==> 04-01 <==
Design reuleaux, start of the top module:
module reuleaux(input logic clk, input logic rst_n, input logic [2:0] colour,
                input logic [7:0] centre_x, input logic [6:0] centre_y, input logic [7:0] diameter,
                input logic start, output logic done,
                output logic [7:0] vga_x, output logic [6:0] vga_y,
                output logic [2:0] vga_colour, output logic vga_plot);
     logic [7:0] offset_y;
     logic load_offset_y;
     logic reset_offset_y;
     logic [7:0] offset_x;
     logic load_offset_x;
     logic reset_offset_x;
     logic signed [9:0] crit;
     logic load_crit_a;
     logic load_crit_b;
     logic reset_crit;
     logic [7:0] c_x3;                                       
     assign c_x3 = centre_x;
     logic [6:0] c_y3;                                       
     logic [50:0] c_y3_temp;
     assign c_y3_temp = (centre_y - ((diameter * 30'b100010011010011010101001111101) / 30'b111011100110101100101000000000));
    logic [50:0] c_y3_temp_2;
    assign c_y3_temp_2 = c_y3_temp[50] ? -c_y3_temp : c_y3_temp;
     assign c_y3 = c_y3_temp_2[6:0];
     logic [7:0] c_x1;                                       
     assign c_x1 = (centre_x + diameter/8'b00000010);
     logic [6:0] c_y1;                                       
     logic [50:0] c_y1_temp; 
     assign c_y1_temp = (centre_y + ((diameter * 30'b010001001101001101010100111110) / 30'b111011100110101100101000000000));
     assign c_y1 = c_y1_temp[6:0];
     logic [7:0] c_x2;                                       
  ...
==> flow/config.mk <==
export PLATFORM = sky130hd
export DESIGN_NAME = reuleaux
export DESIGN_NICKNAME = reuleaux
export VERILOG_FILES = /design/flow/design.v
export SDC_FILE = /design/flow/constraint.sdc
export NUM_CORES = 4
export LEC_CHECK = 0
export ABC_AREA = 1
export CAP_MARGIN = 15
export CELL_PAD_IN_SITES_GLOBAL_PLACEMENT = 0
export CORE_ASPECT_RATIO = 1.11
export CORE_MARGIN = 2
export CORE_UTILIZATION = 67
export CTS_CLUSTER_DIAMETER = 233
export CTS_CLUSTER_SIZE = 56
export GPL_ROUTABILITY_DRIVEN = 1
export GPL_TIMING_DRIVEN = 1
export MAX_ROUTING_LAYER = met4
export PLACE_DENSITY = 0.6
export SETUP_SLACK_MARGIN = 5.0
export SLEW_MARGIN = 0
==> flow/constraint.sdc <==
create_clock -name core_clock -period 26.9 [get_ports {clk}]
set_input_delay 5.3800 -clock core_clock [delete_from_list [all_inputs] [get_ports {clk}]]
set_output_delay 5.3800 -clock core_clock [all_outputs]
set_load 0.01 [all_outputs]
run.sh (not shown) runs the stock make flow with config.mk's settings and CLKGATE_MAP_FILE=.
==> inputs of 05-28, as changes to 04-01 <==
- ABC_AREA: 1 -> not set
- CAP_MARGIN: 15 -> 20
- CELL_PAD_IN_SITES_GLOBAL_PLACEMENT: 0 -> not set
- CORE_ASPECT_RATIO: 1.11 -> not set
- CORE_UTILIZATION: 67 -> 18
- CTS_CLUSTER_DIAMETER: 233 -> not set
- CTS_CLUSTER_SIZE: 56 -> not set
- GPL_ROUTABILITY_DRIVEN: 1 -> not set
- GPL_TIMING_DRIVEN: 1 -> not set
- MAX_ROUTING_LAYER: met4 -> not set
- PLACE_DENSITY: 0.6 -> not set
- SETUP_SLACK_MARGIN: 5.0 -> not set
- SLEW_MARGIN: 0 -> 20
==> flow/constraint.sdc (replaced) <==
create_clock -name core_clock -period 47.8 [get_ports {clk}]
set_input_delay 9.5600 -clock core_clock [delete_from_list [all_inputs] [get_ports {clk}]]
set_output_delay 9.5600 -clock core_clock [all_outputs]
set_load 0.01 [all_outputs]
==> notes <==
Of 04-01 and 05-28, 05-28 has the higher die size (gap about 70%, measured against 05-28). 04-01 stopped in global routing. 05-28 finished with timing, DRC and antenna clean. In 05-28 the synthesized area is lower than in 04-01, by 8.3%. Between 05-28 and 04-01, the lower synthesized cell count is in 05-28 (gap about 26%, measured against 04-01).


==> inputs of harbor <==
Starting RTL as in the previous note.
clock: 29.0 ns
lec_check: 0
cap_margin: 20
cell_pad_in_sites_detail_placement: 2
core_margin: 10
core_utilization: 49
cts_cluster_diameter: 293
gpl_timing_driven: 0
place_density: 0.48
slew_margin: 35
tns_end_percent: 5
==> onyx (differences from harbor) <==
ABC_AREA = 1   (was default)
CELL_PAD_IN_SITES_DETAIL_PLACEMENT = 1   (was 2)
CORE_MARGIN = 2   (was 10)
CORE_UTILIZATION = 40   (was 49)
CTS_CLUSTER_DIAMETER = default   (was 293)
GPL_TIMING_DRIVEN = default   (was 0)
PLACE_DENSITY = default   (was 0.48)
SLEW_MARGIN = 20   (was 35)
TNS_END_PERCENT = default   (was 5)
==> flow/constraint.sdc (replaced) <==
create_clock -name core_clock -period 40.0 [get_ports {clk}]
set_input_delay 8.0000 -clock core_clock [delete_from_list [all_inputs] [get_ports {clk}]]
set_output_delay 8.0000 -clock core_clock [all_outputs]
set_load 0.01 [all_outputs]
==> indigo (differences from harbor) <==
ABC_AREA = 1   (was default)
CELL_PAD_IN_SITES_DETAIL_PLACEMENT = default   (was 2)
CORE_MARGIN = 2   (was 10)
CORE_UTILIZATION = 72   (was 49)
CTS_CLUSTER_DIAMETER = 393   (was 293)
CTS_CLUSTER_SIZE = 99   (was default)
GPL_TIMING_DRIVEN = default   (was 0)
PLACE_DENSITY = 0.4   (was 0.48)
SLEW_MARGIN = 20   (was 35)
TNS_END_PERCENT = default   (was 5)
==> flow/constraint.sdc (replaced) <==
create_clock -name core_clock -period 12.9 [get_ports {clk}]
set_input_delay 2.5800 -clock core_clock [delete_from_list [all_inputs] [get_ports {clk}]]
set_output_delay 2.5800 -clock core_clock [all_outputs]
set_load 0.01 [all_outputs]
==> summary of the runs <==
harbor did not get past detailed placement, error DPL-0033. indigo stopped in global routing (GRT-0116). onyx produced a clean layout.
In harbor the synthesized area is lower than in indigo, by about 8%.
Synthesized cell count is the same in indigo and onyx.
The highest die area belongs to onyx, the lowest to indigo.
